==> design.v <==
`timescale 1ns / 1ps
module sorting_system(
    input wire clk,              
    input wire rst_n,            
    input wire btn_manual_1,     
    input wire btn_manual_2,     
    input wire sensor_out,
    output wire s0, s1,
    output wire s2, s3,
    output wire led_r, led_g, led_b,
    input wire ir_sensor,        
    output wire servo_pwm_1,     
    output wire servo_pwm_2,     
    output wire led_ir_status    
);
    wire [1:0] detected_color;  
    tcs3200_core_v3 #(
        .SAMPLE_TIME(2500)
    ) color_sensor_inst (
        .clk(clk), .rst_n(rst_n),
        .sensor_out(sensor_out),
        .s0(s0), .s1(s1), .s2(s2), .s3(s3),
        .color_id(detected_color),
        .led_r(led_r), .led_g(led_g), .led_b(led_b)
    );
    reg ir_s1, ir_s2;
    wire ir_edge;
    always @(posedge clk) begin
        if (rst_n) begin
            ir_s1 <= 1'b1;
            ir_s2 <= 1'b1;
        end else begin
            ir_s1 <= ir_sensor;
            ir_s2 <= ir_s1;
        end
    end
    assign ir_edge = (ir_s2 == 1'b1 && ir_s1 == 1'b0);
    assign led_ir_status = ~ir_s2;  
    reg trig_1, trig_2;
    always @(posedge clk) begin
        if (rst_n) begin
            trig_1 <= 0;
            trig_2 <= 0;
        end else begin
            trig_1 <= 0;
            trig_2 <= 0;
            if (ir_edge) begin
                if (detected_color == 2'd1) trig_1 <= 1;
                else if (detected_color == 2'd2) trig_2 <= 1;
            end
        end
    end
    servo_core #(
        .START_DELAY(26250),
        .HOLD_TIME(30000)
    ) servo_1_inst (
        .clk(clk), .rst_n(rst_n),
        .activate(trig_1 | btn_manual_1),
        .pwm_out(servo_pwm_1)
    );
    servo_core #(
        .START_DELAY(50000),
        .HOLD_TIME(30000)
    ) servo_2_inst (
        .clk(clk), .rst_n(rst_n),
        .activate(trig_2 | btn_manual_2),
        .pwm_out(servo_pwm_2)
    );
endmodule
module tcs3200_core_v3(
    input clk, rst_n, sensor_out,
    output wire s0, s1,
    output reg s2, s3,
    output reg [1:0] color_id,
    output reg led_r, led_g, led_b
);
    assign s0 = 1; assign s1 = 1;  
    parameter SAMPLE_TIME = 12500000;  
    localparam RED=0, BLUE=1, GREEN=2;
    reg [1:0] state;
    reg [31:0] timer, counter;
    reg [31:0] r_val, g_val, b_val;
    reg s_in_d, s_in_d2;
    wire s_edge = s_in_d & ~s_in_d2;
    always @(posedge clk) begin
        if (rst_n) begin s_in_d <= 1'b0; s_in_d2 <= 1'b0; end
        else begin s_in_d <= sensor_out; s_in_d2 <= s_in_d; end
    end
    always @(posedge clk) begin
        if (rst_n) begin
            state <= RED; timer <= 0; counter <= 0; s2 <= 0; s3 <= 0;
            r_val <= 0; g_val <= 0; b_val <= 0;
            color_id <= 0; led_r<=0; led_g<=0; led_b<=0;
        end else begin
            if (timer < SAMPLE_TIME) begin
                timer <= timer + 1;
                if (s_edge) counter <= counter + 1;
            end else begin
                timer <= 0; counter <= 0;
                case(state)
                    RED: begin r_val <= counter; state <= BLUE; s2<=0; s3<=1; end
                    BLUE: begin b_val <= counter; state <= GREEN; s2<=1; s3<=1; end
                    GREEN: begin
                        g_val <= counter; state <= RED; s2<=0; s3<=0;
                        if ((r_val + g_val + b_val) > 1000) begin
                            if(r_val > g_val && r_val > b_val) begin
                                color_id <= 1; led_r<=1; led_g<=0; led_b<=0;
                            end else if(g_val > r_val && g_val > b_val) begin
                                color_id <= 2; led_r<=0; led_g<=1; led_b<=0;
                            end else if(b_val > r_val && b_val > g_val) begin
                                color_id <= 3; led_r<=0; led_g<=0; led_b<=1;
                            end
                        end else begin
                             led_r<=0; led_g<=0; led_b<=0;
                        end
                    end
                    default: begin state <= RED; s2<=0; s3<=0; end
                endcase
            end
        end
    end
endmodule
module servo_core #(
    parameter START_DELAY = 0,       
    parameter HOLD_TIME = 125000000  
)(
    input clk, rst_n, activate,
    output reg pwm_out
);
    parameter PWM_TOP = 2500;        
    parameter MIN_PULSE = 62;        
    parameter TARGET_PULSE = 146;    
    parameter STEP = 1;              
    reg [31:0] cnt;
    reg [31:0] duty;
    localparam IDLE=0, WAIT_DELAY=1, MOVE=2, HOLD=3, RETURN=4;
    reg [2:0] state;
    reg [31:0] general_timer;  
    always @(posedge clk) begin
        if (rst_n) begin
            state <= IDLE; duty <= MIN_PULSE; general_timer <= 0;
            cnt <= 0; pwm_out <= 0;
        end else begin
            if (cnt < PWM_TOP) cnt <= cnt + 1; else cnt <= 0;
            pwm_out <= (cnt < duty) ? 1 : 0;
            case(state)
                IDLE: begin
                    duty <= MIN_PULSE;
                    general_timer <= 0;
                    if (activate) begin
                        if (START_DELAY > 0) state <= WAIT_DELAY;
                        else state <= MOVE;
                    end
                end
                WAIT_DELAY: begin
                    if (general_timer < START_DELAY) begin
                        general_timer <= general_timer + 1;
                    end else begin
                        general_timer <= 0;
                        state <= MOVE;
                    end
                end
                MOVE: begin
                    if (duty < TARGET_PULSE) duty <= duty + STEP;
                    else begin
                        duty <= TARGET_PULSE;
                        general_timer <= 0;
                        state <= HOLD;
                    end
                end
                HOLD: begin
                    if (general_timer < HOLD_TIME) general_timer <= general_timer + 1;
                    else state <= RETURN;
                end
                RETURN: begin
                    if (duty > MIN_PULSE) duty <= duty - STEP;
                    else state <= IDLE;
                end
                default: state <= IDLE;
            endcase
        end
    end
endmodule
==> run.sh <==
#!/bin/bash
# the make line also repeats each setting of config.mk as NAME=value (left out here)
make -C /OpenROAD-flow-scripts/flow DESIGN_CONFIG=/design/flow/config.mk WORK_HOME=/design/flow/orfs CLKGATE_MAP_FILE= finish
==> config.mk <==
export PLATFORM = sky130hd
export DESIGN_NAME = sorting_system
export DESIGN_NICKNAME = sorting_system
export VERILOG_FILES = /design/flow/design.v
export SDC_FILE = /design/flow/constraint.sdc
export NUM_CORES = 4
export LEC_CHECK = 0
export CAP_MARGIN = 20
export CORE_MARGIN = 2
export CORE_UTILIZATION = 65
export CTS_CLUSTER_SIZE = 59
export HOLD_SLACK_MARGIN = -0.09
export MAX_ROUTING_LAYER = met4
export SETUP_SLACK_MARGIN = 0.81
export SLEW_MARGIN = 20
==> constraint.sdc <==
create_clock -name core_clock -period 6.18 [get_ports {clk}]
set_input_delay 1.2360 -clock core_clock [delete_from_list [all_inputs] [get_ports {clk}]]
set_output_delay 1.2360 -clock core_clock [all_outputs]
set_load 0.01 [all_outputs]
==> results.yml, run 1 <==
# synthesis and place-and-route metrics
outcome:
  outcome: "complete, no violations"
hold_path:
  hp-class: "flip-flop to flip-flop"
  holdPathStages: 2
  worstHoldStart: "ir_s1"
  hold_path_end: "ir_s2"
worst_setup_path:
  slowest_delay_ns: 0.59
  worstReg2RegStart: "color_sensor_inst.g_val[1]"
  path_class: "flip-flop to flip-flop"
  critPathMaxFanout: 6
  start_kind: "flip-flop"
  r2r-end: "color_sensor_inst.color_id[1]"
  crit_buf_inv: 0
  rrSetupSlack_ns: 1.74
  crit_family: "simple AND/OR/NAND/NOR gates"
  cp_slowest_cell: "or4_4"
  crit_required_ns: 6.67
  startpoint: "color_sensor_inst.g_val[1]"
  rr_worst_depth: 13
  crit_arrival_ns: 4.93
  endpoint_kind: "flip-flop"
  cpMostUsedCell: "fa_1"
  crit_cells: 13
  crit_chain: "fa_1 -> ha_1 -> fa_1 -> a21o_1 -> a221o_2 -> a21oi_2 -> mux2_1 -> a311oi_1 -> nand4_1 -> or4_1 -> or4_4 -> and3_4 -> o21ai_1"
  setup.worst_path.end: "color_sensor_inst.color_id[1]"
global_route:
  grt_pass1_vias: 17300
  grt-ovfl-total: 0
  antenna_found_initial: 0
  grt_pass1_wl_mm: 83.3
  grt_max_degree: 94
  grt_usage: 0.304
route:
  drt_wl_total_mm: 50.5
  vias: 18300
  drc: 0
  postRouteAntennaNets: 0
  drt_pass1_iterations: 5
  via_per_inst: 5.93
  wl_per_cell_um: 16.4
  antenna-diode-count: 0
  drt-initial-drc-count: 1345
yosys:
  synthTopCellsByCount: "dfxtp_1 (380), nand2_1 (322), nor2_1 (261), a21oi_1 (257), ha_1 (199)"
  yosysWarnings: 4
  avgSynthCellArea_um2: 8.20
  largest_area_cell: "dfxtp_1"
  ys_seq_share: 0.358
  ys_types: 86
  syn_area_um2: 21300
  synth_async_sr_flop_share: 0
  post-synth-top-count-cell: "dfxtp_1"
  topCellsByArea: "dfxtp_1 (36%), ha_1 (12%), a21oi_1 (6.0%)"
  logic_family: "simple AND/OR/NAND/NOR gates"
  ys.flops: 380
  synth-xor-area-share: 0.0391
  synth_chip_area_um2: 21300
  yosys-stat-cells: 2595
  syn_inst: 2595
  synth-main-ff-cell: "dfxtp_1"
  top_cell_area_share: 0.358
  yosys.area_share.aoi: 0.182
  edf_count: 0
  simple_gate_area_frac: 0.217
  fa_ha_area_frac: 0.147
  mux_area_frac: 0.00453
power:
  irDropWorstVdd_mv: 0.267
  sequentialPower_uw: 2500
  powerComb_uw: 163
  p_switching_uw: 1150
  power.total_uw: 5230
  cellLeakagePower_uw: 0.00908
  p_clk_frac: 0.491
  p_int_uw: 4080
  swShare: 0.221
  power_density_nw_per_um2: 225
  comb_power_share: 0.031
  seq_power_share: 0.478
  power.group.top: "clock"
  p_clk_uw: 2570
final_timing:
  setup_viol: 0
  finalHoldViolations: 0
  min_period_ns: 4.44
  tightest_slew_ns: 1.00
  fmax_ghz: 0.225
  grt_setup_unrepaired: "no"
  slew_headroom: 0.329
  finalMaxSlewViolations: 0
  fin_ws_ns: 1.74
  finalCritPeriodShare: 0.719
  final.setup.tns_ns: 0
  finalClockSkew_ns: 0.0286
floorplan:
  num_rows: 66
  fp.coreArea_um2: 32400
  chip_area_um2: 34200
  core_util_floorplan: 0.657
  die_w_um: 185
  io_pins: 16
  die_h_um: 185
clock_tree:
  cts_tree: "done"
  h-tree-depth: 2
  clockBufferDepth: 3
  clkTransAtPathRegs_ns: 0.06
  cts-resized-gates: 0
  postCtsHoldBufs: 0
  clk_latency_ns: 0.56
  cts_setup_buffers: 0
  root_buffer: "clkbuf_16"
  cts_buffers: 41
  cts_sinks: 380
flow_run:
  drv_cap: 0
  warning_count: 31
placement:
  dp_slack_ns: 1.80
  dpl-instance-area_um2: 21800
  routabilityCongestion: 0.965
  io_buffers: 13
  place_hpwl_mm: 35.9
final_layout:
  nets: 2846
  final_area_um2: 23300
  n_fill_cell: 2596
  syn_to_final_growth_pct: 9.36
-- layer usage --
layer | GRT usage | up-vias | part of all wire
li1 | - | 9140 | -
met2 | 0.495 | 466 | 0.46
met4 | 0.102 | 0 | 0.029
met3 | 0.0433 | 103 | 0.051
met1 | 0.391 | 8561 | 0.46
met5 | - | - | 0
-- through the flow --
stage | std cells | util | hold WS, ns
after floorplan | 2655 | - | 0.403
after global placement | 3008 | 0.675 | 0.424
after detailed placement | 3008 | 0.675 | 0.433
after CTS | 3083 | 0.719 | 0.435
after global routing | 3083 | 0.719 | 0.470
final | 3083 | 0.719 | 0.431
-- layout make-up --
| cell class | instances | area [um2] | share of cell area |
|---|---|---|---|
| multi-input combinational | 1994 | 12800 | 0.551 |
| sequential | 380 | 7610 | 0.327 |
| clock buffer | 57 | 1180 | 0.0506 |
| inverter | 167 | 627 | 0.0269 |
| tap | 442 | 553 | 0.0238 |
| clock inverter | 18 | 255 | 0.0110 |
| timing repair buffer | 25 | 221 | 0.00952 |
==> run 2, diff against run 1 <==
Settings changed: ABC_AREA set to 1, CAP_MARGIN 20 to 40, CORE_UTILIZATION 65 to 72, CTS_CLUSTER_DIAMETER set to 103, CTS_CLUSTER_SIZE 59 to not set, HOLD_SLACK_MARGIN -0.09 to not set, MAX_ROUTING_LAYER met4 to not set, SETUP_SLACK_MARGIN 0.81 to not set.
Clock period 6.18 ns to 2.63 ns, I/O delays scaled along.
==> results.yml, run 2 <==
# synthesis and place-and-route metrics
worst_setup_path:
  rr_worst_depth: 19
  critPathMaxFanout: 3
  r2r-end: "color_sensor_inst.led_g"
  crit_arrival_ns: 3.53
  cpMostUsedCell: "nor2_1"
  crit_cells: 19
  setup.worst_path.end: "color_sensor_inst.led_g"
  start_kind: "flip-flop"
  rrSetupSlack_ns: -0.49
  endpoint_kind: "flip-flop"
  cp_slowest_cell: "fa_1"
  crit_required_ns: 3.04
  worstReg2RegStart: "color_sensor_inst.b_val[1]"
  startpoint: "color_sensor_inst.b_val[1]"
  slowest_delay_ns: 0.51
  crit_family: "simple AND/OR/NAND/NOR gates"
  crit_buf_inv: 1
  path_class: "flip-flop to flip-flop"
  crit_chain: "fa_1 -> ha_2 -> fa_2 -> buf_4 -> xnor2_2 -> nor2_1 -> nand3_1 -> nand2_1 -> nor2_1 -> nand3_2 -> nand2_1 -> nor2_1 -> nand3_1 -> nor2_1 -> nand2_2 -> nand2_2 -> nand2_4 -> nand2_4 -> a21oi_2"
final_timing:
  finalHoldViolations: 0
  grt_setup_unrepaired: "yes"
  finalMaxSlewViolations: 0
  min_period_ns: 3.12
  setup_viol: 5
  hold_slack_ns: 0.442
  finalClockSkew_ns: 0.0213
  tightest_slew_ns: 0.765
  finalCritPeriodShare: 1.19
  fmax_ghz: 0.320
  fin_ws_ns: -0.491
  slew_headroom: 0.485
final_layout:
  syn_to_final_growth_pct: 17.9
  register_area_um2: 7610
  post-route-util: 0.865
  n_fill_cell: 1680
  nets: 3493
  mi_logic_area_um2: 13000
route:
  wl_per_cell_um: 17.6
  drt_wl_total_mm: 64.6
  vias: 22200
  postRouteAntennaNets: 0
  drt_pass1_iterations: 6
  drt-initial-drc-count: 2640
  via_per_inst: 6.04
  antenna-diode-count: 0
  drc: 0
global_route:
  grt_pass1_vias: 21900
  grt-ovfl-total: 0
  grt_max_degree: 66
  grt_usage: 0.391
  grt_pass1_wl_mm: 101
  antenna_found_initial: 0
power:
  p_clk_frac: 0.431
  p_int_uw: 10100
  comb_power_share: 0.126
  p_switching_uw: 3510
  sequentialPower_uw: 6010
  seq_power_share: 0.443
  power_density_nw_per_um2: 526
  irDropWorstVdd_mv: 0.835
  p_clk_uw: 5850
  power.group.top: "registers"
  cellLeakagePower_uw: 0.0114
  powerComb_uw: 1710
  swShare: 0.259
yosys:
  yosys.area_share.aoi: 0.160
  top_cell_area_share: 0.348
  ys_seq_share: 0.348
  yosysWarnings: 4
  largest_area_cell: "dfxtp_1"
  mux_area_frac: 0
  post-synth-top-count-cell: "nand2_1"
  edf_count: 0
  synthTopCellsByCount: "nand2_1 (570), inv_1 (427), dfxtp_1 (380), a21oi_1 (328), nor2_1 (286)"
  synth-main-ff-cell: "dfxtp_1"
  simple_gate_area_frac: 0.245
  ys_types: 61
  syn_area_um2: 21900
  fa_ha_area_frac: 0.143
  yosys-stat-cells: 3021
  avgSynthCellArea_um2: 7.23
  synth_chip_area_um2: 21900
  logic_family: "simple AND/OR/NAND/NOR gates"
  synth-xor-area-share: 0.0128
  syn_inst: 3021
  topCellsByArea: "dfxtp_1 (35%), ha_1 (11%), nand2_1 (9.8%)"
  synth_async_sr_flop_share: 0
  ys.flops: 380
outcome:
  failed_checks: "negative setup slack"
  outcome: "finished with violations"
flow_run:
  drv_cap: 0
  warning_count: 34
placement:
  routabilityCongestion: 0.979
  place_hpwl_mm: 42.6
  io_buffers: 13
  dp_slack_ns: -0.461
hold_path:
  hp-class: "flip-flop to flip-flop"
  hold_path_end: "ir_s2"
  worstHoldStart: "ir_s1"
  holdPathStages: 2
clock_tree:
  clkTransAtPathRegs_ns: 0.06
  cts_sinks: 380
  clk_latency_ns: 0.54
  root_buffer: "clkbuf_16"
  cts_tree: "done"
  h-tree-depth: 2
  cts_buffers: 39
  clockBufferDepth: 3
floorplan:
  io_pins: 16
  die_w_um: 178
  num_rows: 63
  core_util_floorplan: 0.733
  chip_area_um2: 31800
  die_h_um: 178
  fp.coreArea_um2: 29800
run 2: area by class of cell:
class | instances | share of cell area
Tap cell | 390 | 0.0189
Clock buffer | 59 | 0.0467
Inverter | 443 | 0.0645
Timing Repair Buffer | 209 | 0.0648
Multi-Input combinational cell | 2183 | 0.504
Clock inverter | 12 | 0.00607
Sequential cell | 380 | 0.295
run 2: repair_timing:
item,in CTS,in global routing
endpoints found under the hold margin,0,0
hold buffers,0,0
setup endpoints to repair,7,62
gates resized,42,60
setup buffers,3,9
pin swaps,17,34
run 2: metrics by stage:
stage / power, uW / instance area [um2] / setup TNS, ns / cells
after floorplan: 7050 / 22100 / -0.536 / 3081
after global placement: 7590 / 23900 / -1.92 / 3593
after detailed placement: 7650 / 23900 / -2.25 / 3593
after CTS: 13400 / 25500 / -1.90 / 3667
after global routing: 13900 / 25800 / -3.41 / 3676
final: 13600 / 25800 / -2.30 / 3676
run 2: per-layer routing:
layer / track usage / wire [um] / vias up
li1: - / - / 10500
met1: 0.450 / 24700 / 10200
met2: 0.711 / 31800 / 1193
met3: 0.0691 / 5110 / 307
met4: 0.166 / 2950 / 0
met5: 0 / 0 / -
==> run 3, diff against run 2 <==
Settings changed: CAP_MARGIN 40 to 20, CELL_PAD_IN_SITES_GLOBAL_PLACEMENT set to 0, CORE_ASPECT_RATIO set to 0.91, CTS_CLUSTER_DIAMETER 103 to not set, MAX_ROUTING_LAYER set to met5, TNS_END_PERCENT set to 75.
Clock period 2.63 ns to 2.94 ns, I/O delays scaled along.
==> results.yml, run 3 <==
# synthesis and place-and-route metrics
final_timing:
  setup_viol: 5
  finalMaxSlewViolations: 0
  tightest_slew_ns: 0.979
  fmax_ghz: 0.319
  finalCritPeriodShare: 1.06
  final.setup.tns_ns: -0.850
  finalClockSkew_ns: 0.0123
  slew_headroom: 0.347
  min_period_ns: 3.13
  finalHoldViolations: 0
  fin_ws_ns: -0.190
  grt_setup_unrepaired: "yes"
clock_tree:
  clkTransAtPathRegs_ns: 0.06
  cts_sinks: 380
  root_buffer: "clkbuf_16"
  cts_buffers: 39
  clk_latency_ns: 0.55
  clockBufferDepth: 3
  cts_tree: "done"
  h-tree-depth: 2
yosys:
  ys_seq_share: 0.348
  logic_family: "simple AND/OR/NAND/NOR gates"
  synth-xor-area-share: 0.0128
  avgSynthCellArea_um2: 7.23
  ys_types: 61
  simple_gate_area_frac: 0.245
  synthTopCellsByCount: "nand2_1 (570), inv_1 (427), dfxtp_1 (380), a21oi_1 (328), nor2_1 (286)"
  synth_async_sr_flop_share: 0
  yosys-stat-cells: 3021
  topCellsByArea: "dfxtp_1 (35%), ha_1 (11%), nand2_1 (9.8%)"
  post-synth-top-count-cell: "nand2_1"
  synth_chip_area_um2: 21900
  syn_inst: 3021
  edf_count: 0
  yosysWarnings: 4
  fa_ha_area_frac: 0.143
  ys.flops: 380
  syn_area_um2: 21900
  mux_area_frac: 0
  top_cell_area_share: 0.348
  synth-main-ff-cell: "dfxtp_1"
  largest_area_cell: "dfxtp_1"
  yosys.area_share.aoi: 0.160
placement:
  place_hpwl_mm: 41.2
  dp_cells: 3580
  routabilityCongestion: 0.966
  io_buffers: 13
  dp_slack_ns: -0.287
final_layout:
  final_cell_count_no_fill: 3655
  post-route-util: 0.856
  syn_to_final_growth_pct: 16.4
  nets: 3459
worst_setup_path:
  endpoint_kind: "flip-flop"
  crit_arrival_ns: 3.54
  crit_buf_inv: 0
  start_kind: "flip-flop"
  path_class: "flip-flop to flip-flop"
  cpMostUsedCell: "nand2_2"
  crit_family: "simple AND/OR/NAND/NOR gates"
  crit_required_ns: 3.35
  r2r-end: "color_sensor_inst.led_b"
  critPathMaxFanout: 3
  cp_slowest_cell: "fa_1"
  crit_cells: 21
  setup.worst_path.end: "color_sensor_inst.led_b"
  crit_chain: "fa_1 -> ha_4 -> fa_2 -> nand2_2 -> nand3_4 -> nand3_4 -> nand2_2 -> nand2_2 -> nand2_2 -> nand2_1 -> nand2_1 -> nor2_1 -> nand2_1 -> nor2_1 -> nand3_1 -> nor2_2 -> nand2_2 -> nand2_1 -> nand2_2 -> nand2_1 -> a21oi_1"
  slowest_delay_ns: 0.52
  worstReg2RegStart: "color_sensor_inst.b_val[1]"
  rrSetupSlack_ns: -0.19
  rr_worst_depth: 21
  startpoint: "color_sensor_inst.b_val[1]"
power:
  swShare: 0.258
  irDropWorstVdd_mv: 0.592
  power.total_uw: 12200
  cellLeakagePower_uw: 0.0112
  p_int_uw: 9070
  p_clk_frac: 0.442
  comb_power_share: 0.119
  seq_power_share: 0.440
  power.group.top: "clock"
  p_clk_uw: 5400
  sequentialPower_uw: 5370
  power_density_nw_per_um2: 480
  powerComb_uw: 1450
  p_switching_uw: 3150
route:
  drc: 0
  vias: 21600
  drt-initial-drc-count: 2340
  postRouteAntennaNets: 0
  drt_pass1_iterations: 7
  wl_per_cell_um: 16.4
  drt_wl_total_mm: 59.9
  via_per_inst: 5.92
  antenna-diode-count: 0
global_route:
  grt_pass1_wl_mm: 98.7
  grt_pass1_vias: 20800
  antenna_found_initial: 0
  grt-ovfl-total: 0
  grt_usage: 0.372
  grt_max_degree: 65
floorplan:
  core_util_floorplan: 0.735
  num_rows: 60
  die_w_um: 187
  fp.coreArea_um2: 29700
  chip_area_um2: 31800
  die_h_um: 170
  io_pins: 16
flow_run:
  drv_cap: 0
  warning_count: 34
outcome:
  failed_checks: "negative setup slack"
  outcome: "finished with violations"
hold_path:
  holdPathStages: 2
  worstHoldStart: "rst_n"
  hp-class: "primary input to flip-flop"
  hold_path_end: "color_sensor_inst.s_in_d"
run 3: area by class of cell:
| cell class | instances | area, um2 |
|---|---|---|
| multi-input cells | 2183 | 12900 |
| fillers | 1776 | 4290 |
| flip-flops and latches | 380 | 7610 |
| repair buffers | 175 | 1390 |
| inverters | 443 | 1670 |
| clock inverters | 21 | 302 |
| well taps | 403 | 504 |
| clock buffers | 50 | 1110 |
run 3: per-stage QoR:
step | instance area [um2] | hold WS, ns
2_1_floorplan | 22100 | 0.400
3_3_place_gp | 23600 | 0.413
3_5_place_dp | 23600 | 0.427
4_1_cts | 25200 | 0.352
5_1_grt | 25400 | 0.349
6_report | 25400 | 0.375
run 3: timing repair:
item | in CTS | in global routing
resized | 35 | 47
buffers inserted | 1 | 3
hold endpoints to repair | 0 | 0
gates cloned | 0 | 0
pin swaps | 20 | 17
hold buffers | 0 | 0
endpoints found under the setup margin | 5 | 36
run 3: per-layer routing:
metal	vias to the layer above	part of all wire	global-route usage
met5	-	0	0
li1	10400	-	-
met1	9955	0.41	0.473
met2	1079	0.47	0.641
met4	0	0.036	0.147
met3	203	0.078	0.0526
==> run 4, diff against run 3 <==
Settings changed: CAP_MARGIN 20 to 5, CORE_ASPECT_RATIO 0.91 to 0.5, CORE_UTILIZATION 72 to 64, HOLD_SLACK_MARGIN set to 0.3, PLACE_DENSITY set to 0.81, SETUP_SLACK_MARGIN set to 0.53, TNS_END_PERCENT 75 to 5.
Clock period 2.94 ns to 2.03 ns, I/O delays scaled along.
==> results.yml, run 4 <==
# synthesis and place-and-route metrics
power:
  swShare: 0.284
  sequentialPower_uw: 7800
  cellLeakagePower_uw: 0.0130
  irDropWorstVdd_mv: 0.675
  powerComb_uw: 2640
  p_switching_uw: 4870
  power.total_uw: 17200
  p_clk_uw: 6730
  power_density_nw_per_um2: 592
  p_clk_frac: 0.392
  comb_power_share: 0.154
  p_int_uw: 12300
  seq_power_share: 0.454
  power.group.top: "registers"
final_timing:
  final.setup.tns_ns: -39.33
  finalHoldViolations: 0
  finalClockSkew_ns: 0.0347
  fin_ws_ns: -1.11
  grt_setup_unrepaired: "yes"
  finalCritPeriodShare: 1.55
  slew_headroom: 0.623
  finalMaxSlewViolations: 0
  setup_viol: 218
  min_period_ns: 3.14
  fmax_ghz: 0.318
  tightest_slew_ns: 0.564
  hold_slack_ns: 0.360
hold_path:
  hp-class: "primary input to flip-flop"
  holdPathStages: 3
  worstHoldStart: "sensor_out"
  hold_path_end: "color_sensor_inst.s_in_d"
worst_setup_path:
  rrSetupSlack_ns: -1.11
  worstReg2RegStart: "color_sensor_inst.b_val[7]"
  start_kind: "flip-flop"
  crit_required_ns: 2.48
  rr_worst_depth: 18
  endpoint_kind: "flip-flop"
  crit_buf_inv: 3
  crit_cells: 18
  startpoint: "color_sensor_inst.b_val[7]"
  setup.worst_path.end: "color_sensor_inst.led_g"
  crit_chain: "fa_1 -> ha_4 -> nand2_1 -> inv_1 -> a21oi_2 -> nand2_4 -> buf_4 -> nand2_1 -> nand2_1 -> nand2_1 -> nand3_1 -> nor2_1 -> nand3_1 -> nor2_2 -> nand2_4 -> buf_6 -> nand3_1 -> a21oi_1"
  slowest_delay_ns: 0.66
  critPathMaxFanout: 5
  cp_slowest_cell: "fa_1"
  cpMostUsedCell: "nand2_1"
  crit_arrival_ns: 3.59
  crit_family: "simple AND/OR/NAND/NOR gates"
  path_class: "flip-flop to flip-flop"
  r2r-end: "color_sensor_inst.led_g"
yosys:
  largest_area_cell: "dfxtp_1"
  simple_gate_area_frac: 0.245
  synth_async_sr_flop_share: 0
  ys_seq_share: 0.348
  mux_area_frac: 0
  post-synth-top-count-cell: "nand2_1"
  synth_chip_area_um2: 21900
  logic_family: "simple AND/OR/NAND/NOR gates"
  yosys-stat-cells: 3021
  yosys.area_share.aoi: 0.160
  syn_area_um2: 21900
  synth-main-ff-cell: "dfxtp_1"
  ys_types: 61
  syn_inst: 3021
  synthTopCellsByCount: "nand2_1 (570), inv_1 (427), dfxtp_1 (380), a21oi_1 (328), nor2_1 (286)"
  synth-xor-area-share: 0.0128
  yosysWarnings: 4
  edf_count: 0
  top_cell_area_share: 0.348
  avgSynthCellArea_um2: 7.23
  fa_ha_area_frac: 0.143
  topCellsByArea: "dfxtp_1 (35%), ha_1 (11%), nand2_1 (9.8%)"
  ys.flops: 380
clock_tree:
  cts_buffers: 35
  root_buffer: "clkbuf_16"
  cts_tree: "done"
  cts_sinks: 380
  h-tree-depth: 2
  clk_latency_ns: 0.57
  clockBufferDepth: 3
  clkTransAtPathRegs_ns: 0.08
floorplan:
  die_w_um: 265
  io_pins: 16
  chip_area_um2: 35700
  core_util_floorplan: 0.655
  die_h_um: 135
  num_rows: 47
  fp.coreArea_um2: 33300
route:
  vias: 25100
  antenna-diode-count: 0
  postRouteAntennaNets: 0
  via_per_inst: 6.29
  wl_per_cell_um: 19.9
  drt-initial-drc-count: 3574
  drt_wl_total_mm: 79.5
  drt_pass1_iterations: 8
  drc: 0
global_route:
  grt_max_degree: 74
  grt-ovfl-total: 0
  grt_pass1_vias: 23100
  grt_usage: 0.373
  grt_pass1_wl_mm: 110
  antenna_found_initial: 3
outcome:
  outcome: "finished with violations"
  failed_checks: "negative setup slack"
final_layout:
  final_cell_count_no_fill: 3989
  nets: 3765
  syn_to_final_growth_pct: 32.5
placement:
  routabilityCongestion: 0.938
  io_buffers: 13
  dp_cells: 3885
  dp_slack_ns: -1.05
  place_hpwl_mm: 42.9
flow_run:
  drv_cap: 0
  warning_count: 32
-- run 4: cell type report --
class                      instances  area [um2]
multi-input combinational       2183       14000
timing repair inverter             1        6.26
clock buffer                      47         982
timing repair buffer             484        4020
clock inverter                    10         104
inverter                         443        1680
fill                            1536        4380
sequential                       380        7660
tap                              441         552
-- run 4: stage by stage --
step	cell area (um2)	util
after floorplan	22300	-
after global placement	26000	0.780
after detailed placement	26000	0.780
after CTS	28200	0.846
after global routing	29000	0.869
final	29000	0.869
-- run 4: what timing repair did --
action                                 in CTS  in global routing
setup endpoints to repair                 319                319
pin swaps                                 100                 88
gates resized                             214                202
hold buffers                                2                  0
gates cloned                                4                  1
buffers inserted                           32                  8
endpoints found under the hold margin       5                  0
-- run 4: routing by layer --
metal,GRT usage,up-vias,share of wire
met2,0.634,2003,0.45
met4,0.158,4,0.066
met5,0,-,0.00062
met3,0.0680,614,0.12
met1,0.471,11500,0.37
li1,-,11000,-
==> run 5, diff against run 4 <==
Settings changed: CAP_MARGIN 5 to 20, CELL_PAD_IN_SITES_GLOBAL_PLACEMENT 0 to not set, CORE_UTILIZATION 64 to 72, CTS_CLUSTER_DIAMETER set to 400, CTS_CLUSTER_SIZE set to 100, HOLD_SLACK_MARGIN 0.3 to not set, MAX_ROUTING_LAYER met5 to not set, PLACE_DENSITY 0.81 to 0.39, SETUP_SLACK_MARGIN 0.53 to 0.45, TNS_END_PERCENT 5 to not set.
Clock period 2.03 ns to 2.46 ns, I/O delays scaled along.
==> results.yml, run 5 <==
# physical design summary
outcome:
  outcome: "aborted with a tool error"
  stop_stage: "5_1_grt"
  error: "[ERROR GRT-0232] Routing congestion too high. Check the congestion heatmap in the GUI."
yosys:
  fa_ha_area_frac: 0.143
  logic_family: "simple AND/OR/NAND/NOR gates"
  ys.flops: 380
  syn_inst: 3021
  simple_gate_area_frac: 0.245
  synthTopCellsByCount: "nand2_1 (570), inv_1 (427), dfxtp_1 (380), a21oi_1 (328), nor2_1 (286)"
  synth_async_sr_flop_share: 0
  mux_area_frac: 0
  ys_seq_share: 0.348
  synth-main-ff-cell: "dfxtp_1"
  ys_types: 61
  top_cell_area_share: 0.348
  yosys.area_share.aoi: 0.160
  synth-xor-area-share: 0.0128
  yosys-stat-cells: 3021
  edf_count: 0
  syn_area_um2: 21900
  largest_area_cell: "dfxtp_1"
  yosysWarnings: 4
  avgSynthCellArea_um2: 7.23
  post-synth-top-count-cell: "nand2_1"
  topCellsByArea: "dfxtp_1 (35%), ha_1 (11%), nand2_1 (9.8%)"
  synth_chip_area_um2: 21900
floorplan:
  die_h_um: 127
  num_rows: 45
  chip_area_um2: 31800
  die_w_um: 250
  fp.coreArea_um2: 30100
  core_util_floorplan: 0.727
  io_pins: 16
clock_tree:
  cts_buffers: 7
  root_buffer: "clkbuf_16"
  postCtsHoldBufs: 0
  clockBufferDepth: 3
  cts_sinks: 380
  h-tree-depth: 1
global_route:
  grt_usage: 0.795
  grt-ovfl-total: 121
placement:
  place_hpwl_mm: 41.7
  io_buffers: 13
  routabilityCongestion: 0.942
-- run 5: metal layers --
metal  global-route usage  GRT overflow
met5                0.326             0
met4                0.823            44
met3                0.633             2
met2                0.971            73
met1                0.787             2
-- run 5: metrics by stage --
step | area [um2] | worst slack [ns] | std cells | hold slack, ns
2_1_floorplan | 22100 | -0.319 | 3081 | 0.400
3_3_place_gp | 24100 | -0.561 | 3630 | 0.424
3_5_place_dp | 24100 | -0.654 | 3630 | 0.431
4_1_cts | 26400 | -0.582 | 3734 | 0.146
-- run 5: repair_timing --
action                                 CTS
endpoints found under the hold margin    0
resized                                381
setup endpoints to repair              274
buffers inserted                        81
gates cloned                            15
pin swaps                              112
==> run 6, diff against run 5 <==
Settings changed: ABC_AREA 1 to not set, CORE_ASPECT_RATIO 0.5 to not set, CTS_CLUSTER_DIAMETER 400 to not set, CTS_CLUSTER_SIZE 100 to 59, MAX_ROUTING_LAYER set to met4, PLACE_DENSITY 0.39 to 0.66, SETUP_SLACK_MARGIN 0.45 to not set.
Clock period 2.46 ns to 6.41 ns, I/O delays scaled along.
==> results.yml, run 6 <==
# synthesis and place-and-route metrics
yosys:
  edf_count: 0
  fa_ha_area_frac: 0.147
  yosysWarnings: 4
  synthTopCellsByCount: "dfxtp_1 (380), nand2_1 (322), nor2_1 (261), a21oi_1 (257), ha_1 (199)"
  synth-main-ff-cell: "dfxtp_1"
  mux_area_frac: 0.00453
  synth_async_sr_flop_share: 0
  ys_types: 86
  ys.flops: 380
  avgSynthCellArea_um2: 8.20
  ys_seq_share: 0.358
  top_cell_area_share: 0.358
  synth_chip_area_um2: 21300
  synth-xor-area-share: 0.0391
  post-synth-top-count-cell: "dfxtp_1"
  topCellsByArea: "dfxtp_1 (36%), ha_1 (12%), a21oi_1 (6.0%)"
  yosys.area_share.aoi: 0.182
  syn_area_um2: 21300
  largest_area_cell: "dfxtp_1"
  simple_gate_area_frac: 0.217
  yosys-stat-cells: 2595
  logic_family: "simple AND/OR/NAND/NOR gates"
  syn_inst: 2595
worst_setup_path:
  cpMostUsedCell: "fa_1"
  setup.worst_path.end: "color_sensor_inst.led_r"
  path_class: "flip-flop to flip-flop"
  crit_chain: "fa_1 -> ha_1 -> fa_1 -> a21o_1 -> a221o_2 -> a21oi_2 -> mux2_1 -> a311oi_1 -> nand4_1 -> or4_1 -> or4_4 -> or3b_1 -> o211ai_1"
  worstReg2RegStart: "color_sensor_inst.g_val[1]"
  endpoint_kind: "flip-flop"
  crit_cells: 13
  crit_arrival_ns: 4.83
  crit_family: "simple AND/OR/NAND/NOR gates"
  startpoint: "color_sensor_inst.g_val[1]"
  rr_worst_depth: 13
  rrSetupSlack_ns: 1.97
  slowest_delay_ns: 0.60
  cp_slowest_cell: "or4_4"
  crit_buf_inv: 0
  r2r-end: "color_sensor_inst.led_r"
  crit_required_ns: 6.80
  start_kind: "flip-flop"
  critPathMaxFanout: 6
floorplan:
  num_rows: 62
  die_h_um: 176
  chip_area_um2: 30900
  die_w_um: 176
  fp.coreArea_um2: 28900
  io_pins: 16
  core_util_floorplan: 0.735
global_route:
  grt_max_degree: 78
  antenna_found_initial: 0
  grt_usage: 0.342
  grt-ovfl-total: 0
  grt_pass1_vias: 18000
  grt_pass1_wl_mm: 85.8
clock_tree:
  cts_tree: "done"
  cts_setup_buffers: 0
  cts_sinks: 380
  clockBufferDepth: 3
  cts_buffers: 39
  root_buffer: "clkbuf_16"
  clk_latency_ns: 0.54
  h-tree-depth: 2
  clkTransAtPathRegs_ns: 0.06
  cts-resized-gates: 0
  postCtsHoldBufs: 0
flow_run:
  warning_count: 31
  drv_cap: 0
route:
  via_per_inst: 6.30
  drt_pass1_iterations: 8
  drc: 0
  drt-initial-drc-count: 1949
  drt_wl_total_mm: 51.9
  postRouteAntennaNets: 0
  wl_per_cell_um: 17.2
  vias: 19000
  antenna-diode-count: 0
final_timing:
  finalCritPeriodShare: 0.693
  fin_ws_ns: 1.97
  grt_setup_unrepaired: "no"
  finalClockSkew_ns: 0.0200
  finalMaxSlewViolations: 0
  setup_viol: 0
  final.setup.tns_ns: 0
  slew_headroom: 0.300
  min_period_ns: 4.44
  tightest_slew_ns: 1.05
  fmax_ghz: 0.225
  finalHoldViolations: 0
hold_path:
  holdPathStages: 2
  worstHoldStart: "servo_1_inst.general_timer[24]"
  hold_path_end: "servo_1_inst.general_timer[24]"
  hp-class: "flip-flop to flip-flop"
power:
  seq_power_share: 0.500
  cellLeakagePower_uw: 0.00899
  swShare: 0.217
  powerComb_uw: 160
  irDropWorstVdd_mv: 0.206
  p_clk_uw: 2250
  power_density_nw_per_um2: 210
  p_clk_frac: 0.467
  comb_power_share: 0.033
  p_int_uw: 3780
  p_switching_uw: 1050
  power.group.top: "registers"
  sequentialPower_uw: 2410
outcome:
  outcome: "complete, no violations"
placement:
  io_buffers: 13
  dp_slack_ns: 2.00
  routabilityCongestion: 0.989
  place_hpwl_mm: 36.5
final_layout:
  nets: 2841
  syn_to_final_growth_pct: 8.14
==> run 6: metal layers <==
metal	part of all wire	wire (um)	global-route usage
met5	0	0	-
met4	0.034	1760	0.123
met3	0.062	3210	0.0377
met2	0.46	24100	0.552
met1	0.44	22800	0.447
==> run 6: stage by stage <==
stage	hold slack, ns	power, uW	cell area [um2]	cells	util
final	0.447	4830	23000	3014	0.795
after global routing	0.468	4960	23000	3014	0.795
after CTS	0.444	4850	23000	3014	0.795
after detailed placement	0.436	2620	21700	2947	0.751
after global placement	0.435	2610	21700	2947	0.751
after floorplan	0.403	2570	21500	2655	-
==> run 6: area by class of cell <==
cell class,count,area [um2]
Tap cell,384,480
Multi-Input combinational cell,1994,12800
Fill cell,2032,5930
Inverter,167,627
Sequential cell,380,7610
Timing Repair Buffer,22,199
Clock buffer,58,1130
Clock inverter,9,135
==> run 7, diff against run 6 <==
Settings changed: ABC_AREA set to 1, CELL_PAD_IN_SITES_GLOBAL_PLACEMENT set to 0, CORE_ASPECT_RATIO set to 0.91, CTS_CLUSTER_DIAMETER set to 58, CTS_CLUSTER_SIZE 59 to 72, GPL_ROUTABILITY_DRIVEN set to 0, HOLD_SLACK_MARGIN set to -0.09, MAX_ROUTING_LAYER met4 to met5, PLACE_DENSITY 0.66 to not set, SETUP_SLACK_MARGIN set to -0.11, TNS_END_PERCENT set to 75.
Clock period 6.41 ns to 2.53 ns, I/O delays scaled along.
==> results.yml, run 7 <==
# synthesis and place-and-route metrics
power:
  p_clk_frac: 0.377
  p_clk_uw: 4830
  power.group.top: "registers"
  comb_power_share: 0.136
  swShare: 0.296
  p_switching_uw: 3780
  irDropWorstVdd_mv: 0.774
  cellLeakagePower_uw: 0.0112
  power_density_nw_per_um2: 506
  seq_power_share: 0.487
  sequentialPower_uw: 6240
  power.total_uw: 12800
  powerComb_uw: 1740
  p_int_uw: 9020
yosys:
  post-synth-top-count-cell: "nand2_1"
  synth_chip_area_um2: 21900
  yosys-stat-cells: 3021
  synth-main-ff-cell: "dfxtp_1"
  synthTopCellsByCount: "nand2_1 (570), inv_1 (427), dfxtp_1 (380), a21oi_1 (328), nor2_1 (286)"
  synth_async_sr_flop_share: 0
  topCellsByArea: "dfxtp_1 (35%), ha_1 (11%), nand2_1 (9.8%)"
  top_cell_area_share: 0.348
  avgSynthCellArea_um2: 7.23
  logic_family: "simple AND/OR/NAND/NOR gates"
  syn_inst: 3021
  yosys.area_share.aoi: 0.160
  synth-xor-area-share: 0.0128
  fa_ha_area_frac: 0.143
  edf_count: 0
  ys.flops: 380
  simple_gate_area_frac: 0.245
  yosysWarnings: 4
  ys_seq_share: 0.348
  mux_area_frac: 0
  ys_types: 61
  syn_area_um2: 21900
  largest_area_cell: "dfxtp_1"
clock_tree:
  clk_latency_ns: 0.61
  root_buffer: "clkbuf_16"
  cts_tree: "done"
  clkTransAtPathRegs_ns: 0.11
  cts_sinks: 380
  clockBufferDepth: 3
  cts_buffers: 26
  h-tree-depth: 1
route:
  drt_pass1_iterations: 7
  drc: 0
  postRouteAntennaNets: 0
  vias: 21500
  drt-initial-drc-count: 1979
  wl_per_cell_um: 15.9
  via_per_inst: 5.87
  antenna-diode-count: 0
  drt_wl_total_mm: 58.2
worst_setup_path:
  start_kind: "flip-flop"
  crit_buf_inv: 3
  crit_chain: "fa_1 -> ha_2 -> fa_2 -> nand2_2 -> nand3_4 -> nand3_2 -> nand2_2 -> nand2_2 -> nand2_2 -> buf_4 -> nand3_1 -> nand2_2 -> nand2_1 -> nand2_1 -> inv_1 -> nand3_1 -> nor2_2 -> nand2_2 -> buf_4 -> nand4_1 -> a21oi_2"
  crit_family: "adder cells"
  rrSetupSlack_ns: -0.56
  crit_cells: 21
  critPathMaxFanout: 5
  crit_arrival_ns: 3.56
  worstReg2RegStart: "color_sensor_inst.g_val[1]"
  path_class: "flip-flop to flip-flop"
  cpMostUsedCell: "nand2_2"
  r2r-end: "color_sensor_inst.led_b"
  rr_worst_depth: 21
  crit_required_ns: 2.99
  startpoint: "color_sensor_inst.g_val[1]"
  setup.worst_path.end: "color_sensor_inst.led_b"
  cp_slowest_cell: "fa_1"
  slowest_delay_ns: 0.50
  endpoint_kind: "flip-flop"
final_timing:
  fin_ws_ns: -0.563
  finalHoldViolations: 0
  slew_headroom: 0.553
  min_period_ns: 3.09
  finalCritPeriodShare: 1.22
  fmax_ghz: 0.323
  setup_viol: 5
  tightest_slew_ns: 0.669
  finalMaxSlewViolations: 0
  finalClockSkew_ns: 0.0513
  grt_setup_unrepaired: "yes"
final_layout:
  syn_to_final_growth_pct: 15.8
  final_area_um2: 25300
  final_cell_count_no_fill: 3656
  n_fill_cell: 1847
  nets: 3470
placement:
  dp_cells: 3603
  io_buffers: 13
  dpl-instance-area_um2: 23900
  place_hpwl_mm: 42.3
hold_path:
  hp-class: "primary input to flip-flop"
  worstHoldStart: "rst_n"
  hold_path_end: "servo_1_inst.duty[19]"
  holdPathStages: 2
floorplan:
  die_w_um: 187
  fp.coreArea_um2: 29700
  core_util_floorplan: 0.735
  die_h_um: 170
  chip_area_um2: 31800
  num_rows: 60
  io_pins: 16
global_route:
  grt_max_degree: 66
  grt-ovfl-total: 0
  antenna_found_initial: 1
  grt_usage: 0.355
  grt_pass1_wl_mm: 95.0
  grt_pass1_vias: 20600
outcome:
  outcome: "finished with violations"
  failed_checks: "negative setup slack"
flow_run:
  warning_count: 34
  drv_cap: 0
-- run 7: layer usage --
metal	vias to the layer above	GRT usage	share of wire
li1	10400	-	-
met1	9966	0.450	0.41
met2	911	0.627	0.48
met3	162	0.0448	0.070
met4	2	0.121	0.031
met5	-	0	0.00022
-- run 7: cell type report --
class                      instances  area, um2  share of cell area
multi-input combinational       2183      12900               0.510
sequential                       380       7620               0.301
inverter                         443       1660              0.0657
timing repair buffer             199       1590              0.0628
clock buffer                      28        668              0.0264
tap                              403        504              0.0199
clock inverter                    20        355              0.0140
-- run 7: metrics by stage --
stage	worst slack, ns	TNS (ns)	util	hold WS (ns)
after floorplan	-0.249	-1.04	-	0.400
after global placement	-0.458	-2.21	0.803	0.410
after detailed placement	-0.562	-2.88	0.803	0.416
after CTS	-0.513	-2.59	0.842	0.271
after global routing	-0.712	-6.21	0.852	0.285
final	-0.563	-2.66	0.852	0.278
-- run 7: repair_timing --
item / 4_1_cts / 5_1_grt
pin swaps: 19 / 21
setup endpoints to repair: 7 / 47
hold buffers: 0 / 0
setup buffers: 1 / 4
gates resized: 29 / 62
==> run 8, diff against run 7 <==
Settings changed: ABC_AREA 1 to not set, CELL_PAD_IN_SITES_GLOBAL_PLACEMENT 0 to not set, CORE_ASPECT_RATIO 0.91 to not set, CORE_UTILIZATION 72 to 65, CTS_CLUSTER_DIAMETER 58 to not set, CTS_CLUSTER_SIZE 72 to 59, GPL_ROUTABILITY_DRIVEN 0 to not set, MAX_ROUTING_LAYER met5 to met4, SETUP_SLACK_MARGIN -0.11 to 0.84, TNS_END_PERCENT 75 to not set.
Clock period 2.53 ns to 6.39 ns, I/O delays scaled along.
==> results.yml, run 8 <==
# synthesis and place-and-route metrics
clock_tree:
  cts_setup_buffers: 0
  root_buffer: "clkbuf_16"
  cts_buffers: 41
  clkTransAtPathRegs_ns: 0.06
  cts_sinks: 380
  cts_tree: "done"
  postCtsHoldBufs: 0
  cts-resized-gates: 0
  clockBufferDepth: 3
  clk_latency_ns: 0.57
  h-tree-depth: 2
yosys:
  yosys-stat-cells: 2595
  ys_seq_share: 0.358
  logic_family: "simple AND/OR/NAND/NOR gates"
  edf_count: 0
  avgSynthCellArea_um2: 8.20
  ys.flops: 380
  yosys.area_share.aoi: 0.182
  synth_chip_area_um2: 21300
  synth-main-ff-cell: "dfxtp_1"
  largest_area_cell: "dfxtp_1"
  yosysWarnings: 4
  top_cell_area_share: 0.358
  topCellsByArea: "dfxtp_1 (36%), ha_1 (12%), a21oi_1 (6.0%)"
  post-synth-top-count-cell: "dfxtp_1"
  synthTopCellsByCount: "dfxtp_1 (380), nand2_1 (322), nor2_1 (261), a21oi_1 (257), ha_1 (199)"
  synth_async_sr_flop_share: 0
  ys_types: 86
  simple_gate_area_frac: 0.217
  syn_inst: 2595
  mux_area_frac: 0.00453
  synth-xor-area-share: 0.0391
  syn_area_um2: 21300
  fa_ha_area_frac: 0.147
worst_setup_path:
  crit_buf_inv: 0
  crit_arrival_ns: 4.91
  worstReg2RegStart: "color_sensor_inst.g_val[1]"
  r2r-end: "color_sensor_inst.color_id[1]"
  critPathMaxFanout: 6
  crit_cells: 13
  crit_family: "simple AND/OR/NAND/NOR gates"
  cp_slowest_cell: "or4_4"
  slowest_delay_ns: 0.59
  path_class: "flip-flop to flip-flop"
  start_kind: "flip-flop"
  crit_chain: "fa_1 -> ha_1 -> fa_1 -> a21o_1 -> a221o_2 -> a21oi_2 -> mux2_1 -> a311oi_1 -> nand4_1 -> or4_1 -> or4_4 -> and3_4 -> o21ai_1"
  crit_required_ns: 6.90
  rrSetupSlack_ns: 1.98
  endpoint_kind: "flip-flop"
  setup.worst_path.end: "color_sensor_inst.color_id[1]"
  startpoint: "color_sensor_inst.g_val[1]"
  cpMostUsedCell: "fa_1"
  rr_worst_depth: 13
placement:
  dpl-instance-area_um2: 21800
  dp_slack_ns: 2.00
  place_hpwl_mm: 36.6
  io_buffers: 13
  routabilityCongestion: 0.946
final_timing:
  final.setup.tns_ns: 0
  setup_viol: 0
  fmax_ghz: 0.227
  finalHoldViolations: 0
  fin_ws_ns: 1.98
  finalCritPeriodShare: 0.689
  slew_headroom: 0.309
  tightest_slew_ns: 1.04
  finalClockSkew_ns: 0.0270
  grt_setup_unrepaired: "no"
  finalMaxSlewViolations: 0
  min_period_ns: 4.41
final_layout:
  final_area_um2: 23200
  syn_to_final_growth_pct: 9.20
  mi_logic_area_um2: 12800
  n_fill_cell: 2635
  nets: 2845
  register_area_um2: 7610
power:
  power.group.top: "clock"
  seq_power_share: 0.481
  power.total_uw: 5030
  irDropWorstVdd_mv: 0.244
  swShare: 0.227
  p_clk_frac: 0.488
  p_clk_uw: 2450
  cellLeakagePower_uw: 0.00906
  sequentialPower_uw: 2420
  comb_power_share: 0.032
  p_int_uw: 3890
  power_density_nw_per_um2: 217
  powerComb_uw: 159
  p_switching_uw: 1140
route:
  antenna-diode-count: 0
  drt-initial-drc-count: 1288
  postRouteAntennaNets: 0
  drt_wl_total_mm: 51.0
  wl_per_cell_um: 16.6
  drt_pass1_iterations: 6
  vias: 18500
  drc: 0
  via_per_inst: 5.99
global_route:
  grt_pass1_wl_mm: 84.8
  grt_pass1_vias: 17400
  antenna_found_initial: 0
  grt_usage: 0.310
  grt-ovfl-total: 0
  grt_max_degree: 95
hold_path:
  hold_path_end: "ir_s2"
  hp-class: "flip-flop to flip-flop"
  worstHoldStart: "ir_s1"
  holdPathStages: 2
floorplan:
  die_h_um: 185
  fp.coreArea_um2: 32400
  chip_area_um2: 34200
  num_rows: 66
  core_util_floorplan: 0.657
  io_pins: 16
  die_w_um: 185
flow_run:
  warning_count: 31
  drv_cap: 0
outcome:
  outcome: "complete, no violations"
[run 8: final cells by class]
cell class / instances / area share
multi-input combinational: 1994 / 0.552
sequential: 380 / 0.327
clock buffer: 56 / 0.0497
inverter: 167 / 0.0270
tap: 442 / 0.0238
clock inverter: 20 / 0.0109
timing repair buffer: 24 / 0.00921
[run 8: layer usage]
layer | wire [um] | global-route usage | vias up
met1 | 22900 | 0.394 | 8726
met3 | 2600 | 0.0401 | 108
met5 | 0 | - | -
met2 | 24100 | 0.511 | 489
li1 | - | - | 9154
met4 | 1410 | 0.108 | 0
[run 8: per-stage QoR]
step | hold WS [ns] | cells | utilization
after floorplan | 0.403 | 2655 | -
after global placement | 0.422 | 3006 | 0.674
after detailed placement | 0.429 | 3007 | 0.674
after CTS | 0.448 | 3083 | 0.718
after global routing | 0.474 | 3083 | 0.718
final | 0.447 | 3083 | 0.718
==> run 9, diff against run 8 <==
Settings changed: ABC_AREA set to 1, CORE_UTILIZATION 65 to 72, CTS_CLUSTER_SIZE 59 to not set, HOLD_SLACK_MARGIN -0.09 to not set, MAX_ROUTING_LAYER met4 to not set, SETUP_SLACK_MARGIN 0.84 to not set.
Clock period 6.39 ns to 3.57 ns, I/O delays scaled along.
==> results.yml, run 9 <==
# synthesis and place-and-route metrics
outcome:
  outcome: "complete, no violations"
power:
  swShare: 0.251
  comb_power_share: 0.101
  power_density_nw_per_um2: 406
  sequentialPower_uw: 4440
  cellLeakagePower_uw: 0.0104
  irDropWorstVdd_mv: 0.442
  p_clk_uw: 4310
  p_clk_frac: 0.443
  seq_power_share: 0.456
  power.group.top: "registers"
  p_int_uw: 7290
  powerComb_uw: 980
  p_switching_uw: 2440
yosys:
  synth_chip_area_um2: 21900
  logic_family: "simple AND/OR/NAND/NOR gates"
  yosys-stat-cells: 3021
  synthTopCellsByCount: "nand2_1 (570), inv_1 (427), dfxtp_1 (380), a21oi_1 (328), nor2_1 (286)"
  synth_async_sr_flop_share: 0
  syn_inst: 3021
  synth-main-ff-cell: "dfxtp_1"
  synth-xor-area-share: 0.0128
  simple_gate_area_frac: 0.245
  ys.flops: 380
  yosysWarnings: 4
  mux_area_frac: 0
  largest_area_cell: "dfxtp_1"
  post-synth-top-count-cell: "nand2_1"
  ys_seq_share: 0.348
  avgSynthCellArea_um2: 7.23
  top_cell_area_share: 0.348
  syn_area_um2: 21900
  yosys.area_share.aoi: 0.160
  fa_ha_area_frac: 0.143
  topCellsByArea: "dfxtp_1 (35%), ha_1 (11%), nand2_1 (9.8%)"
  edf_count: 0
  ys_types: 61
worst_setup_path:
  rr_worst_depth: 21
  endpoint_kind: "flip-flop"
  crit_chain: "fa_1 -> ha_2 -> fa_2 -> nand2_1 -> nand3_1 -> nand3_1 -> nand2_2 -> nand2_1 -> nand2_1 -> nand2_1 -> nand2_1 -> nand2_1 -> nand3_1 -> nor2_1 -> nand2_1 -> nor2_1 -> nand2_2 -> nand2_1 -> nand2_1 -> nand2_1 -> a21oi_1"
  slowest_delay_ns: 0.48
  path_class: "flip-flop to flip-flop"
  critPathMaxFanout: 6
  crit_buf_inv: 0
  setup.worst_path.end: "color_sensor_inst.led_g"
  r2r-end: "color_sensor_inst.led_g"
  cp_slowest_cell: "fa_1"
  cpMostUsedCell: "nand2_1"
  startpoint: "color_sensor_inst.b_val[1]"
  worstReg2RegStart: "color_sensor_inst.b_val[1]"
  crit_arrival_ns: 3.72
  crit_family: "simple AND/OR/NAND/NOR gates"
  crit_cells: 21
  rrSetupSlack_ns: 0.25
  start_kind: "flip-flop"
  crit_required_ns: 3.97
route:
  antenna-diode-count: 0
  wl_per_cell_um: 15.5
  drt_pass1_iterations: 6
  vias: 20300
  drt_wl_total_mm: 54.1
  postRouteAntennaNets: 0
  drt-initial-drc-count: 1764
  drc: 0
  via_per_inst: 5.82
final_timing:
  finalMaxSlewViolations: 0
  finalClockSkew_ns: 0.0223
  min_period_ns: 3.32
  finalHoldViolations: 0
  tightest_slew_ns: 0.995
  fmax_ghz: 0.302
  setup_viol: 0
  final.setup.tns_ns: 0
  finalCritPeriodShare: 0.929
  hold_slack_ns: 0.430
  slew_headroom: 0.336
global_route:
  antenna_found_initial: 0
  grt_max_degree: 66
  grt-ovfl-total: 0
  grt_usage: 0.338
  grt_pass1_wl_mm: 88.9
  grt_pass1_vias: 19400
clock_tree:
  clk_latency_ns: 0.54
  cts_sinks: 380
  root_buffer: "clkbuf_16"
  cts_buffers: 39
  clockBufferDepth: 3
  clkTransAtPathRegs_ns: 0.06
  postCtsHoldBufs: 0
  cts_tree: "done"
  h-tree-depth: 2
placement:
  io_buffers: 13
  routabilityCongestion: 0.940
  dpl-instance-area_um2: 22500
  place_hpwl_mm: 39.0
hold_path:
  worstHoldStart: "ir_s1"
  hold_path_end: "ir_s2"
  holdPathStages: 2
  hp-class: "flip-flop to flip-flop"
floorplan:
  num_rows: 63
  core_util_floorplan: 0.733
  chip_area_um2: 31800
  die_h_um: 178
  fp.coreArea_um2: 29800
  die_w_um: 178
  io_pins: 16
final_layout:
  n_fill_cell: 2074
  syn_to_final_growth_pct: 9.51
  final_area_um2: 23900
  nets: 3314
flow_run:
  drv_cap: 0
  warning_count: 31
## run 9: final cells by class
type                            instances  area, um2  share of cell area
Sequential cell                       380       7610               0.318
Tap cell                              390        488              0.0204
Multi-Input combinational cell       2183      12500               0.524
Inverter                              443       1660              0.0695
Clock buffer                           51       1090              0.0456
Clock inverter                         17        267              0.0111
Timing Repair Buffer                   30        280              0.0117
## run 9: metal layers
layer / vias up / wire length (um) / global-route usage
met5: - / 0 / 0
met4: 0 / 1610 / 0.113
met3: 151 / 3170 / 0.0431
met1: 9392 / 23400 / 0.430
li1: 10100 / - / -
met2: 690 / 26000 / 0.592
## run 9: through the flow
step                      setup slack [ns]  power [uW]  utilization  std cells
after detailed placement             0.126        5470        0.757       3424
final                                0.254        9720        0.803       3494
after global routing               -0.0524       10100        0.803       3494
after CTS                           0.0541        9740        0.802       3492
after floorplan                      0.657        5190            -       3081
after global placement               0.264        5430        0.757       3424
## run 9: timing repair
action,4_1_cts,5_1_grt
resized,0,6
setup endpoints to repair,0,5
buffers inserted,0,2
==> run 10, diff against run 9 <==
Settings changed: ABC_AREA 1 to not set, CORE_UTILIZATION 72 to 65, CTS_CLUSTER_SIZE set to 59, MAX_ROUTING_LAYER set to met4, SETUP_SLACK_MARGIN set to -0.35, TNS_END_PERCENT set to 5.
Clock period 3.57 ns to 4.77 ns, I/O delays scaled along.
==> results.yml, run 10 <==
# synthesis and place-and-route metrics
power:
  p_switching_uw: 1490
  p_int_uw: 5090
  p_clk_frac: 0.475
  cellLeakagePower_uw: 0.00903
  p_clk_uw: 3120
  seq_power_share: 0.493
  comb_power_share: 0.032
  powerComb_uw: 212
  irDropWorstVdd_mv: 0.322
  sequentialPower_uw: 3240
  power.group.top: "registers"
  power_density_nw_per_um2: 284
  swShare: 0.226
  power.total_uw: 6570
final_layout:
  mi_logic_area_um2: 12800
  register_area_um2: 7610
  n_fill_cell: 2638
  syn_to_final_growth_pct: 8.82
  nets: 2845
yosys:
  ys.flops: 380
  largest_area_cell: "dfxtp_1"
  simple_gate_area_frac: 0.217
  synth_async_sr_flop_share: 0
  avgSynthCellArea_um2: 8.20
  ys_types: 86
  yosys-stat-cells: 2595
  post-synth-top-count-cell: "dfxtp_1"
  fa_ha_area_frac: 0.147
  synth_chip_area_um2: 21300
  topCellsByArea: "dfxtp_1 (36%), ha_1 (12%), a21oi_1 (6.0%)"
  synth-main-ff-cell: "dfxtp_1"
  syn_inst: 2595
  edf_count: 0
  yosysWarnings: 4
  synth-xor-area-share: 0.0391
  syn_area_um2: 21300
  yosys.area_share.aoi: 0.182
  synthTopCellsByCount: "dfxtp_1 (380), nand2_1 (322), nor2_1 (261), a21oi_1 (257), ha_1 (199)"
  top_cell_area_share: 0.358
  ys_seq_share: 0.358
  mux_area_frac: 0.00453
  logic_family: "simple AND/OR/NAND/NOR gates"
route:
  wl_met2_mm: 24.0
  antenna-diode-count: 0
  drt_pass1_iterations: 5
  wl_met1_mm: 23.2
  drc: 0
  postRouteAntennaNets: 0
  drt_wl_total_mm: 50.7
  wl_per_cell_um: 16.5
  wl_met3_mm: 2.19
  via_per_inst: 5.97
  top_layer: "met4"
  vias: 18400
  drt-initial-drc-count: 1364
clock_tree:
  postCtsHoldBufs: 0
  cts_buffers: 40
  cts_sinks: 380
  cts_tree: "done"
  clkTransAtPathRegs_ns: 0.06
  root_buffer: "clkbuf_16"
  clk_latency_ns: 0.56
  h-tree-depth: 2
  clockBufferDepth: 3
  cts_setup_buffers: 0
  cts-resized-gates: 0
worst_setup_path:
  critPathMaxFanout: 6
  setup.worst_path.end: "color_sensor_inst.color_id[1]"
  r2r-end: "color_sensor_inst.color_id[1]"
  crit_buf_inv: 0
  crit_chain: "fa_1 -> ha_1 -> fa_1 -> a21o_1 -> a221o_2 -> a21oi_2 -> mux2_1 -> a311oi_1 -> nand4_1 -> or4_1 -> or4_4 -> and3_4 -> o21ai_1"
  rrSetupSlack_ns: 0.38
  crit_arrival_ns: 4.88
  path_class: "flip-flop to flip-flop"
  rr_worst_depth: 13
  endpoint_kind: "flip-flop"
  crit_cells: 13
  worstReg2RegStart: "color_sensor_inst.r_val[1]"
  crit_family: "simple AND/OR/NAND/NOR gates"
  cp_slowest_cell: "or4_4"
  crit_required_ns: 5.26
  cpMostUsedCell: "fa_1"
  startpoint: "color_sensor_inst.r_val[1]"
  start_kind: "flip-flop"
  slowest_delay_ns: 0.59
final_timing:
  final.setup.tns_ns: 0
  slew_headroom: 0.314
  finalClockSkew_ns: 0.0161
  min_period_ns: 4.39
  grt_setup_unrepaired: "no"
  finalCritPeriodShare: 0.920
  finalMaxSlewViolations: 0
  tightest_slew_ns: 1.03
  setup_viol: 0
  fmax_ghz: 0.228
  hold_slack_ns: 0.456
  finalHoldViolations: 0
floorplan:
  chip_area_um2: 34200
  die_w_um: 185
  die_h_um: 185
  num_rows: 66
  core_util_floorplan: 0.657
  fp.coreArea_um2: 32400
  io_pins: 16
hold_path:
  worstHoldStart: "servo_2_inst.general_timer[26]"
  hp-class: "flip-flop to flip-flop"
  holdPathStages: 2
  hold_path_end: "servo_2_inst.general_timer[26]"
outcome:
  outcome: "complete, no violations"
global_route:
  antenna_found_initial: 0
  grt_pass1_vias: 17700
  grt_max_degree: 74
  grt-ovfl-total: 0
  grt_usage: 0.308
  grt_pass1_wl_mm: 85.0
placement:
  io_buffers: 13
  place_hpwl_mm: 36.2
  routabilityCongestion: 0.943
flow_run:
  warning_count: 31
  drv_cap: 0
## run 10: cell type report
cell class,instances,share of cell area
Clock buffer,54,0.0494
Timing Repair Buffer,25,0.00957
Tap cell,442,0.0239
Inverter,167,0.0271
Multi-Input combinational cell,1994,0.554
Clock inverter,14,0.00746
Sequential cell,380,0.329
## run 10: metal layers
metal	global-route usage	up-vias
met5	-	-
met1	0.389	8699
met4	0.0937	0
met2	0.517	430
li1	-	9139
met3	0.0401	111
## run 10: stage by stage
step,setup slack [ns],instance area (um2),std cells,util
floorplan,0.667,21500,2655,-
global placement,0.462,21800,3008,0.675
detailed placement,0.395,21800,3008,0.675
CTS,0.398,23200,3076,0.715
global route,0.166,23200,3076,0.715
finish,0.381,23200,3076,0.715
==> run 11, diff against run 10 <==
Settings changed: CORE_UTILIZATION 65 to 9, CTS_CLUSTER_SIZE 59 to not set, MAX_ROUTING_LAYER met4 to not set, SETUP_SLACK_MARGIN -0.35 to not set, TNS_END_PERCENT 5 to not set.
Clock period 4.77 ns to 11.3 ns, I/O delays scaled along.
==> results.yml, run 11 <==
# synthesis and place-and-route metrics
floorplan:
  io_pins: 16
  die_h_um: 490
  fp.coreArea_um2: 235000
  core_util_floorplan: 0.0905
  num_rows: 178
  die_w_um: 490
  chip_area_um2: 240000
final_layout:
  syn_to_final_growth_pct: 26.1
  final_area_um2: 26800
  nets: 2847
placement:
  dpl-instance-area_um2: 25200
  place_hpwl_mm: 39.6
  io_buffers: 13
  routabilityCongestion: 0.863
final_timing:
  finalCritPeriodShare: 0.395
  setup_viol: 0
  slew_headroom: 0.272
  final.setup.tns_ns: 0
  tightest_slew_ns: 1.09
  grt_setup_unrepaired: "no"
  finalMaxSlewViolations: 0
  min_period_ns: 4.47
  finalClockSkew_ns: 0.0374
  fmax_ghz: 0.224
  finalHoldViolations: 0
route:
  postRouteAntennaNets: 0
  drt_wl_total_mm: 54.7
  drt_pass1_iterations: 6
  wl_per_cell_um: 9.43
  vias: 18400
  drt-initial-drc-count: 1179
  via_per_inst: 3.17
  drc: 0
worst_setup_path:
  startpoint: "color_sensor_inst.g_val[1]"
  endpoint_kind: "flip-flop"
  setup.worst_path.end: "color_sensor_inst.color_id[2]"
  crit_buf_inv: 0
  crit_arrival_ns: 4.98
  crit_chain: "fa_1 -> ha_1 -> fa_1 -> a21o_1 -> a221o_2 -> a21oi_2 -> mux2_1 -> a311oi_1 -> nand4_1 -> or4_1 -> or4_4 -> and3_4 -> o21ai_1"
  path_class: "flip-flop to flip-flop"
  cp_slowest_cell: "or4_4"
  rrSetupSlack_ns: 6.83
  rr_worst_depth: 13
  start_kind: "flip-flop"
  r2r-end: "color_sensor_inst.color_id[2]"
  crit_required_ns: 11.81
  worstReg2RegStart: "color_sensor_inst.g_val[1]"
  crit_family: "simple AND/OR/NAND/NOR gates"
  cpMostUsedCell: "fa_1"
  critPathMaxFanout: 6
  slowest_delay_ns: 0.57
  crit_cells: 13
yosys:
  synth_chip_area_um2: 21300
  syn_inst: 2595
  synth-main-ff-cell: "dfxtp_1"
  synthTopCellsByCount: "dfxtp_1 (380), nand2_1 (322), nor2_1 (261), a21oi_1 (257), ha_1 (199)"
  largest_area_cell: "dfxtp_1"
  fa_ha_area_frac: 0.147
  yosysWarnings: 4
  ys_seq_share: 0.358
  topCellsByArea: "dfxtp_1 (36%), ha_1 (12%), a21oi_1 (6.0%)"
  edf_count: 0
  mux_area_frac: 0.00453
  ys.flops: 380
  synth_async_sr_flop_share: 0
  synth-xor-area-share: 0.0391
  top_cell_area_share: 0.358
  post-synth-top-count-cell: "dfxtp_1"
  syn_area_um2: 21300
  avgSynthCellArea_um2: 8.20
  ys_types: 86
  yosys-stat-cells: 2595
  yosys.area_share.aoi: 0.182
  simple_gate_area_frac: 0.217
  logic_family: "simple AND/OR/NAND/NOR gates"
clock_tree:
  cts_sinks: 380
  cts_tree: "done"
  clk_latency_ns: 0.58
  cts_setup_buffers: 0
  root_buffer: "clkbuf_16"
  clkTransAtPathRegs_ns: 0.06
  cts-resized-gates: 0
  h-tree-depth: 2
  cts_buffers: 43
  postCtsHoldBufs: 0
  clockBufferDepth: 3
global_route:
  grt_max_degree: 74
  antenna_found_initial: 3
  grt_pass1_vias: 17600
  grt_pass1_wl_mm: 89.6
  grt-ovfl-total: 0
  grt_usage: 0.0437
power:
  power.group.top: "clock"
  cellLeakagePower_uw: 0.00915
  p_switching_uw: 667
  swShare: 0.221
  power_density_nw_per_um2: 113
  p_int_uw: 2350
  p_clk_frac: 0.517
  powerComb_uw: 90.5
  comb_power_share: 0.030
  sequentialPower_uw: 1370
  seq_power_share: 0.453
  p_clk_uw: 1560
  irDropWorstVdd_mv: 0.0962
flow_run:
  warning_count: 29
  drv_cap: 0
hold_path:
  holdPathStages: 2
  hp-class: "flip-flop to flip-flop"
  worstHoldStart: "servo_2_inst.general_timer[26]"
  hold_path_end: "servo_2_inst.general_timer[26]"
outcome:
  outcome: "complete, no violations"
-- run 11: metrics by stage --
stage                     hold WS (ns)  power [uW]  setup WS (ns)  utilization  std cells
final                            0.446        3020           6.83        0.114       5794
after global placement           0.432        1480           6.41        0.107       5715
after floorplan                  0.403        1460           7.20            -       2655
after detailed placement         0.439        1490           6.34        0.107       5715
after CTS                        0.448        3070           6.85        0.114       5793
after global routing             0.460        3130           6.69        0.114       5793
-- run 11: area by class of cell --
| type | count | area, um2 |
|---|---|---|
| fillers | 27100 | 208000 |
| clock buffers | 57 | 1260 |
| well taps | 3150 | 3940 |
| diodes | 1 | 2.50 |
| inverters | 167 | 627 |
| multi-input cells | 1994 | 12800 |
| clock inverters | 21 | 343 |
| repair buffers | 24 | 214 |
| flip-flops and latches | 380 | 7610 |
-- run 11: metal layers --
metal	vias to the layer above	GRT usage	share of wire
met1	8707	0.0549	0.45
met2	416	0.0763	0.48
li1	9161	-	-
met5	-	0	0
met4	0	0.0136	0.024
met3	99	0.00656	0.045
Power figures rest on the tool's default switching activity, not on a simulated workload.
